job 8914:
==> flow/design.v (excerpt) <==
module connect_four(
    input clock,
    input reset,                        
    input rbtn, lbtn, mbtn, bbtn,
    output logic [7:0] row, greenColumn, blueColumn  
    );
    logic inter_clock, db_mbtn, db_bbtn, db_lbtn, db_rbtn;
    logic [7:0][7:0] blue_gridTest, green_gridTest;
    logic [2:0] position;
    logic [7:0] topRow;
    clk_div MYCLOCK (
        .clk(clock),
        .reset(reset),
        .sclk(inter_clock)
    );   
    debounce_one_shot debouncer1 (
        .CLK(clock),
        .EN(inter_clock),
        .RST(reset),
        .BTN(mbtn),
        .DB_BTN(db_mbtn)
    );
    debounce_one_shot debouncer2 (
        .CLK(clock),
        .EN(inter_clock),
        .RST(reset),
        .BTN(bbtn),
        .DB_BTN(db_bbtn)
    );
    debounce_one_shot debouncer3 (   
        .CLK(clock),
        .EN(inter_clock),
        .RST(reset),
        .BTN(rbtn),
        .DB_BTN(db_rbtn)
    );
    debounce_one_shot debouncer4 (   
        .CLK(clock),
        .EN(inter_clock),
        .RST(reset),
        .BTN(lbtn),
        .DB_BTN(db_lbtn)
    );
    position_mover mover(
        .RBTN(db_rbtn),
        .LBTN(db_lbtn),
        .rst(db_bbtn),
        .clock(clock),
        .en(inter_clock),
  ...
Size: about 30 I/O pins, ~13000 sq um of cells after synthesis.
clock: 2.96 ns
lec_check: 0
abc_area: 1
cap_margin: 20
core_margin: 2
core_utilization: 72
cts_cluster_size: 76
place_density: 0.35
setup_slack_margin: 0.8
slew_margin: 20
run.sh (not shown) runs the stock make flow with config.mk's settings and CLKGATE_MAP_FILE=.
Status: job 8914 FAILED at global routing (tool error)
Input changes introduced in job 6962 (baseline for comparison: job 8914):
- changing CORE_UTILIZATION from 72 to 56
- changing PLACE_DENSITY from 0.35 to 0.6
- removing ABC_AREA (formerly 1)
- removing SETUP_SLACK_MARGIN (formerly 0.8)
- removing CTS_CLUSTER_SIZE (formerly 76)
- changing the clock period (ns, I/O delays scaled along) from 2.96 to 4.94
==> results <==
- Job 6962 completed; timing, DRC and antenna clean
- In job 6962 the effective utilization at floorplan turned out 17 points lower than in job 8914.
- Unique cell type count in the Yosys netlist for job 6962 is higher than for job 8914.
- Cmp job 8914 and job 6962 / half-perimeter wire length of the detailed placement result / higher: job 8914
- In job 6962 the AND-OR/OR-AND share of the synthesized area turned out 0.90 points higher than in job 8914.
- [compare] base=job 8914 new=job 6962: width of the die higher, overall die area went up by 3300 sq um.
- Looking at xor/xnor share of the synthesized area across job 8914 and job 6962, the one that comes out higher is job 6962.
- In the metrics for job 8914 and job 6962, the one carrying the lower height of the chip is job 8914.
- Summary — area of the synthesized netlist per yosys stat, job 6962 relative to job 8914: lower, by about 9%.
Setup changes, job 6962 to job 7595
- SETUP_SLACK_MARGIN newly set to 0.76
- CORE_UTILIZATION changed from 56 to 40
==> results <==
- Re sum of buffers and inverters on the critical path: job 6962 and job 7595 aren't equal, and the lower value belongs to job 7595.
- Job 7595 vs. job 6962: die size higher, worst setup slack picked up an extra 220 ps.
- Job 7595: sequential share of layout area 0.27 points below job 6962
- Comparing job 6962 and job 7595, the lower number of global-route vias before repair is on job 7595.
- Job 7595: growth of design area from synthesis to finish 0.85 points above job 6962
- Job 6962 → job 7595: global-route usage shrank by 6.4 points; cell area grew by about 0.8%.
- Total chip power shrinks by a few percent when moving from job 6962 to job 7595.
What job 7491 does differently from job 7595 at the input level:
- ABC_AREA now 1, previously not set
- SETUP_SLACK_MARGIN now 0.16, was 0.76
- CORE_UTILIZATION now 72, was 40
- the clock period (ns, I/O delays scaled along) now 3.03, was 4.94
==> comparison <==
- The final layout from job 7491, which completed every stage, passed the timing, DRC and antenna checks at the end of the flow.
- Job 7491: post-synthesis simple-gate area fraction is 7.0 points higher than what job 7595 reported.
- Job 7491 against job 7595: number of standard cells in the layout, taps in and fillers out rose 25%; unique cell type count in the Yosys netlist lost 21.
Input changes introduced in job 6061 (baseline for comparison: job 7491):
- CORE_UTILIZATION: 72 -> 70
- CTS_CLUSTER_SIZE: unset -> 42
- SETUP_SLACK_MARGIN: 0.16 -> unset
- ABC_AREA: 1 -> unset
- the clock period (ns, I/O delays scaled along): 3.03 -> 8.0
--- outcome ---
Share of the final layout cell area in sequential cells: job 6061 > job 7491
Diff job 7491 -> job 6061: hold slack up 5.1 ps, cell count down 29%, worst setup slack up 3090 ps, final worst clock skew up 11 ps.
Ratio of routed vias to standard cells, job 6061 and job 7491, lower one = job 7491.
Looking at instance count on the critical path, job 6061 sits above job 7491.
Compared with job 7491, job 6061 shows share of the core filled with cells in the final layout lower by 5.1 points.
Post-route total power down 4200 uW in job 6061 wrt job 7491
Relative to job 7491, average cell area after synthesis increased by about 30% in job 6061.
Input changes introduced in job 513 (baseline for comparison: job 6061):
- a deleted CTS_CLUSTER_SIZE that had been 42
- a change of CORE_UTILIZATION from 70 to 71
- an added ABC_AREA of 1
- a change of PLACE_DENSITY from 0.6 to 0.39
- a change of the clock period (ns, I/O delays scaled along) from 8.0 to 2.76
Notes after the runs:
- Sort job 513 and job 6061 by actual slew at the worst max-slew pin desc -> top: job 6061
- On footprint of the flip-flops and latches, job 513 and job 6061 are neck and neck.
- Job 513 ends up with a mapped cell area that is about 10% higher than in job 6061.
- In the metrics for job 513 and job 6061, the one carrying the lower worst hold slack after final layout is job 513.
- Total length of routed wires, job 513 and job 6061: lower on job 6061
- Of the two values seen for critical path startpoint, mover.position[0]$_SDFFE_PP1P_ was produced by job 6061 and driver.count[0]$_SDFFE_PP0P_ by job 513.
- Job 513 vs job 6061, critical path class: reg2out vs reg2reg
Power figures rest on the tool's default switching activity, not on a simulated workload.
